Setup of build 67:
Design CPU, start of the top module:
module CPU(clk, rst, memoryData, memoryAddress, dataOut, readSignal, writeSignal, AC);
input clk;
input rst;  
input [15:0] memoryData;
reg [3:0] state;
reg [5:0] PC;
reg [10:0] MAR;
reg signed [15:0] MBR;
reg [3:0] opcode;
reg M;
reg [15:0] IR;
reg zeroFlag, overflowFlag, carryFlag, negativeFlag;
output reg readSignal;
output reg writeSignal;
output reg signed [15:0] AC;
output reg [15:0] dataOut; 
output reg [10:0] memoryAddress;
reg signed [15:0] result;
parameter Load = 4'd1, Store = 4'd2, Add = 4'd3, Sub = 4'd4, Mul = 4'd5, Div = 4'd6 , Branch = 4'd7, BRZ = 4'd8;
always @ (posedge clk) begin
	if (rst) begin
	PC <= 0;
	state = 0;
	AC <= 0;
	dataOut <= 0;
	memoryAddress <= 0;
	zeroFlag = 0;
	overflowFlag = 0;
	carryFlag = 0;
	negativeFlag = 0;
	readSignal = 1;
	writeSignal = 0;
	end
	else
	case (state)
		0: begin  
			MAR <= PC;
			state = 1;
		end
		1: begin  
			writeSignal = 0;
			readSignal = 1;
			memoryAddress <= MAR;
			PC <= PC + 1;
			state = 2;
		end
		2:state = 3;  
		3: begin
			MBR <= memoryData;
			state = 4;
		end
		4: begin
			IR <= MBR;
			state = 5;
		end
		5: begin  
			opcode <= IR[15:12];
			M <= IR[11];
			MAR <= IR[10:0];
			state = 6;
		end
		6: begin
				if (opcode == Branch) begin  
					PC <= MAR; 
					state = 0;
				end
				else if (opcode == BRZ) begin  
					if(zeroFlag == 1 && M == 1) begin
						PC <= MAR;
						state = 0;
					end
					else begin
						state = 0;
					end
				end
				else begin
					state = 7;
				end
		end
		7: begin
			if (opcode == Store) begin
				memoryAddress <= MAR;
			end
			state = 8;
		end
		8: begin
			if (opcode == Store) begin  
				writeSignal = 1;
				readSignal = 0;
  ...
For scale: ~2,400 cells after synthesis, about 130 flip-flops, ~19,000 um2 of cells after synthesis.
clock: 35.8 ns
lec_check: 0
abc_area: 0
cap_margin: 10
core_aspect_ratio: 0.5
core_margin: 5
core_utilization: 60
cts_cluster_diameter: 187
cts_cluster_size: 95
max_routing_layer: met4
place_density: 0.35
setup_slack_margin: 5.0
slew_margin: 10
tns_end_percent: 15
run.sh (not shown) runs the stock make flow with config.mk's settings and CLKGATE_MAP_FILE=.
Build 67 closes out successfully: all stages finished, all timing, DRC and antenna checks passed.
Modified inputs, build 38 compared to build 67
# build 67
export LEC_CHECK = 0
export ABC_AREA = 0
export CAP_MARGIN = 10
export CORE_ASPECT_RATIO = 0.5
export CORE_MARGIN = 5
export CORE_UTILIZATION = 60
export CTS_CLUSTER_DIAMETER = 187
export CTS_CLUSTER_SIZE = 95
export MAX_ROUTING_LAYER = met4
export PLACE_DENSITY = 0.35
export SETUP_SLACK_MARGIN = 5.0
export SLEW_MARGIN = 10
export TNS_END_PERCENT = 15
create_clock -name core_clock -period 35.8 [get_ports {clk}]
# build 38
export LEC_CHECK = 0
export ABC_AREA = 0
export CAP_MARGIN = 5
export CELL_PAD_IN_SITES_DETAIL_PLACEMENT = 2
export CELL_PAD_IN_SITES_GLOBAL_PLACEMENT = 1
export CORE_ASPECT_RATIO = 0.52
export CORE_MARGIN = 5
export CORE_UTILIZATION = 50
export CTS_CLUSTER_DIAMETER = 252
export CTS_CLUSTER_SIZE = 25
export GPL_ROUTABILITY_DRIVEN = 1
export GPL_TIMING_DRIVEN = 0
export MAX_ROUTING_LAYER = met5
export PLACE_DENSITY_LB_ADDON = 0.06
export SLEW_MARGIN = 10
create_clock -name core_clock -period 35.8 [get_ports {clk}]
Findings:
Build 38: aborted in 3_5_place_dp (tool error). The die size in build 38 is 1.19 times that in build 67. Build 38: initial core utilization is 9.7 points lower than what build 67 reported. Build 38 -> build 67: total of flip-flops plus latches after synthesis delta 0, exact match.
Relative to build 38, the following input files were edited for build 6:
# build 38
export LEC_CHECK = 0
export ABC_AREA = 0
export CAP_MARGIN = 5
export CELL_PAD_IN_SITES_DETAIL_PLACEMENT = 2
export CELL_PAD_IN_SITES_GLOBAL_PLACEMENT = 1
export CORE_ASPECT_RATIO = 0.52
export CORE_MARGIN = 5
export CORE_UTILIZATION = 50
export CTS_CLUSTER_DIAMETER = 252
export CTS_CLUSTER_SIZE = 25
export GPL_ROUTABILITY_DRIVEN = 1
export GPL_TIMING_DRIVEN = 0
export MAX_ROUTING_LAYER = met5
export PLACE_DENSITY_LB_ADDON = 0.06
export SLEW_MARGIN = 10
create_clock -name core_clock -period 35.8 [get_ports {clk}]
# build 6
export LEC_CHECK = 0
export CAP_MARGIN = 20
export CORE_MARGIN = 2
export CORE_UTILIZATION = 59
export SLEW_MARGIN = 20
create_clock -name core_clock -period 21.5 [get_ports {clk}]
[summary]
- Run status, build 6: aborted in 5_1_grt, error ODB-0269
- Build 6 has die height above what build 38 had.
- As of build 6, die width had fallen by more than a quarter compared to build 38.
- Diff build 6..build 38 | unique cell type count in the Yosys netlist | unchanged
- Measured against each other, build 38 and build 6 differ in die size, the lower figure coming from build 6.
Setup changes, build 6 to build 14
# build 6
export LEC_CHECK = 0
export CAP_MARGIN = 20
export CORE_MARGIN = 2
export CORE_UTILIZATION = 59
export SLEW_MARGIN = 20
create_clock -name core_clock -period 21.5 [get_ports {clk}]
# build 14
export LEC_CHECK = 0
export CAP_MARGIN = 20
export CORE_MARGIN = 2
export CORE_UTILIZATION = 50
export SETUP_SLACK_MARGIN = 5.0
export SLEW_MARGIN = 20
create_clock -name core_clock -period 21.5 [get_ports {clk}]
==> comparison <==
In build 14 relative to build 6, number of gates given a new drive strength after cts had gone down by more than half. [flow] build 14 | stages: complete | final checks: fail | reason: setup timing. Worst setup slack before clock tree synthesis is higher on build 14. In build 14 relative to build 6, routability congestion estimate had gone down by a few percent. | starting utilization of the core area | higher: build 6 |. Compared with build 6, in build 14 number of buffers inserted to repair setup after CTS went down by 39, total number of placement rows went up by 6, fraction of the mapped netlist area in simple logic gates was more or less identical, number of placed cells counting well taps went up by 2.0%, die size went up by 18%.


Setup of job 101:
Starting RTL as in the previous note.
==> flow/config.mk <==
export PLATFORM = sky130hd
export DESIGN_NAME = CPU
export DESIGN_NICKNAME = CPU
export VERILOG_FILES = /design/flow/design.v
export SDC_FILE = /design/flow/constraint.sdc
export NUM_CORES = 4
export LEC_CHECK = 0
export CAP_MARGIN = 20
export CORE_ASPECT_RATIO = 0.72
export CORE_MARGIN = 2
export CORE_UTILIZATION = 72
export CTS_CLUSTER_DIAMETER = 152
export CTS_CLUSTER_SIZE = 10
export PLACE_DENSITY = 0.6
export SETUP_SLACK_MARGIN = 2.54
export SLEW_MARGIN = 20
==> flow/constraint.sdc <==
create_clock -name core_clock -period 8.53 [get_ports {clk}]
set_input_delay 1.7060 -clock core_clock [delete_from_list [all_inputs] [get_ports {clk}]]
set_output_delay 1.7060 -clock core_clock [all_outputs]
set_load 0.01 [all_outputs]
Status: job 101 FAILED at 4_1_cts (tool error)
Relative to job 101, the following input files were edited for job 102:
- a deleted CORE_ASPECT_RATIO that had been 0.72
- a change of CTS_CLUSTER_SIZE from 10 to 72
- a change of CORE_UTILIZATION from 72 to 65
- an added ABC_AREA of 1
- a deleted SETUP_SLACK_MARGIN that had been 2.54
- a deleted CTS_CLUSTER_DIAMETER that had been 152
- a change of the clock period (ns, I/O delays scaled along) from 8.53 to 24.0
--- outcome ---
Run status, job 102: aborted in 5_1_grt, error GRT-0232. The final RePlAce weighted congestion number comes out lower for job 102 vs job 101. Job 101 → job 102: share of synthesized cell area in and, or, nand and nor gates increased 6.7 points; fraction of the mapped netlist area in compound gates lower.


run A:
The RTL this note starts from:
==> flow/design.v <==
module CPU(clk, rst, memoryData, memoryAddress, dataOut, readSignal, writeSignal, AC);
input clk;
input rst;  
input [15:0] memoryData;
reg [3:0] state;
reg [5:0] PC;
reg [10:0] MAR;
reg signed [15:0] MBR;
reg [3:0] opcode;
reg M;
reg [15:0] IR;
reg zeroFlag, overflowFlag, carryFlag, negativeFlag;
output reg readSignal;
output reg writeSignal;
output reg signed [15:0] AC;
output reg [15:0] dataOut; 
output reg [10:0] memoryAddress;
reg signed [15:0] result;
parameter Load = 4'd1, Store = 4'd2, Add = 4'd3, Sub = 4'd4, Mul = 4'd5, Div = 4'd6 , Branch = 4'd7, BRZ = 4'd8;
always @ (posedge clk) begin
	if (rst) begin
	PC <= 0;
	state = 0;
	AC <= 0;
	dataOut <= 0;
	memoryAddress <= 0;
	zeroFlag = 0;
	overflowFlag = 0;
	carryFlag = 0;
	negativeFlag = 0;
	readSignal = 1;
	writeSignal = 0;
	end
	else
	case (state)
		0: begin  
			MAR <= PC;
			state = 1;
		end
		1: begin  
			writeSignal = 0;
			readSignal = 1;
			memoryAddress <= MAR;
			PC <= PC + 1;
			state = 2;
		end
		2:state = 3;  
		3: begin
			MBR <= memoryData;
			state = 4;
		end
		4: begin
			IR <= MBR;
			state = 5;
		end
		5: begin  
			opcode <= IR[15:12];
			M <= IR[11];
			MAR <= IR[10:0];
			state = 6;
		end
		6: begin
				if (opcode == Branch) begin  
					PC <= MAR; 
					state = 0;
				end
				else if (opcode == BRZ) begin  
					if(zeroFlag == 1 && M == 1) begin
						PC <= MAR;
						state = 0;
					end
					else begin
						state = 0;
					end
				end
				else begin
					state = 7;
				end
		end
		7: begin
			if (opcode == Store) begin
				memoryAddress <= MAR;
			end
			state = 8;
		end
		8: begin
			if (opcode == Store) begin  
				writeSignal = 1;
				readSignal = 0;
				dataOut <= AC;
				state = 0;
			end
			else begin
				state = 9;
			end
		end
		9: begin
			writeSignal = 0;
			readSignal = 1;
			if(M == 1) begin
				memoryAddress <= MAR;
			end
			state = 10;
			end
		10: begin
			state = 11;
		end
		11: begin
			if (M == 1) begin
				MBR <= memoryData;
			end
			else if (M == 0) begin
				MBR <= $signed(IR[10:0]);
			end
			state = 12;
		end
		12: begin  
			if (opcode == Load) begin  
				AC <= MBR;
				state = 0;
			end
			else if (opcode != Add && opcode != Sub && opcode != Mul && opcode != Div) begin  
				state = 0;
			end
			else begin
				case(opcode)
				Add :  
					begin
					{carryFlag, result} = AC + MBR;
					zeroFlag = (result==0)? 1:0;
					if(AC[15]==MBR[15]) begin
					  if(MBR[15]==result[15])begin
					  overflowFlag = 0;
					  end
					  else begin
					  overflowFlag = 1;
					  end
					end
					else begin
					overflowFlag = 0;
					end						
					negativeFlag =(result[15]==1)? 1:0;	
					end
				Sub :  
					begin
					{carryFlag, result} = AC - MBR;
					zeroFlag = (result==0)? 1:0;
					if(AC[15]==MBR[15]) begin
					  if(MBR[15]==result[15])begin
					  overflowFlag = 0;
					  end
					  else begin
					  overflowFlag = 1;
					  end
					end
					else begin
					overflowFlag = 0;
					end
					negativeFlag =(result[15]==1)? 1:0;
					end
				Mul :  
					begin
					result = AC * MBR;
					zeroFlag = (result==0)? 1:0;
					if(result > 16'h0FFF || result < 16'hF000) begin
					overflowFlag = 1;
					end
					else begin
						overflowFlag = 0;
					end
					negativeFlag =(result[15]==1)? 1:0;
					end	
				Div :  
					begin
					if (MBR == 0) result = 0;  
					else result = AC / MBR;
					zeroFlag = (result==0)? 1:0;
					negativeFlag =(result[15]==1)? 1:0;
					end						
			endcase  
			AC <= result;
			state = 0;
			end
		end
	endcase
end
endmodule
Settings: LEC_CHECK=0, ABC_AREA=1, CAP_MARGIN=20, CORE_MARGIN=2, CORE_UTILIZATION=66, MAX_ROUTING_LAYER=met4, PLACE_DENSITY=0.6, SETUP_SLACK_MARGIN=3.28, SLEW_MARGIN=20; clock period 28.8 ns.
Run A did not finish; the tool stopped in global routing (5_1_grt) with error GRT-0232.
The following lists how run B was set up differently from run A:
# run A
export LEC_CHECK = 0
export ABC_AREA = 1
export CAP_MARGIN = 20
export CORE_MARGIN = 2
export CORE_UTILIZATION = 66
export MAX_ROUTING_LAYER = met4
export PLACE_DENSITY = 0.6
export SETUP_SLACK_MARGIN = 3.28
export SLEW_MARGIN = 20
create_clock -name core_clock -period 28.8 [get_ports {clk}]
# run B
export LEC_CHECK = 0
export ABC_AREA = 1
export CAP_MARGIN = 20
export CORE_MARGIN = 2
export CORE_UTILIZATION = 58
export PLACE_DENSITY = 0.6
export SLEW_MARGIN = 20
create_clock -name core_clock -period 28.8 [get_ports {clk}]
### Flow results
- Run B vs run A, estimated wirelength of the detail-placed design went down by about 0.7%.
- Comparing run B against run A, there is no change at all in synthesis area per yosys.
- Run B closes out successfully: all stages finished, all timing, DRC and antenna checks passed.
- Global placement routability congestion (run B over run A): decrease, 4.2%
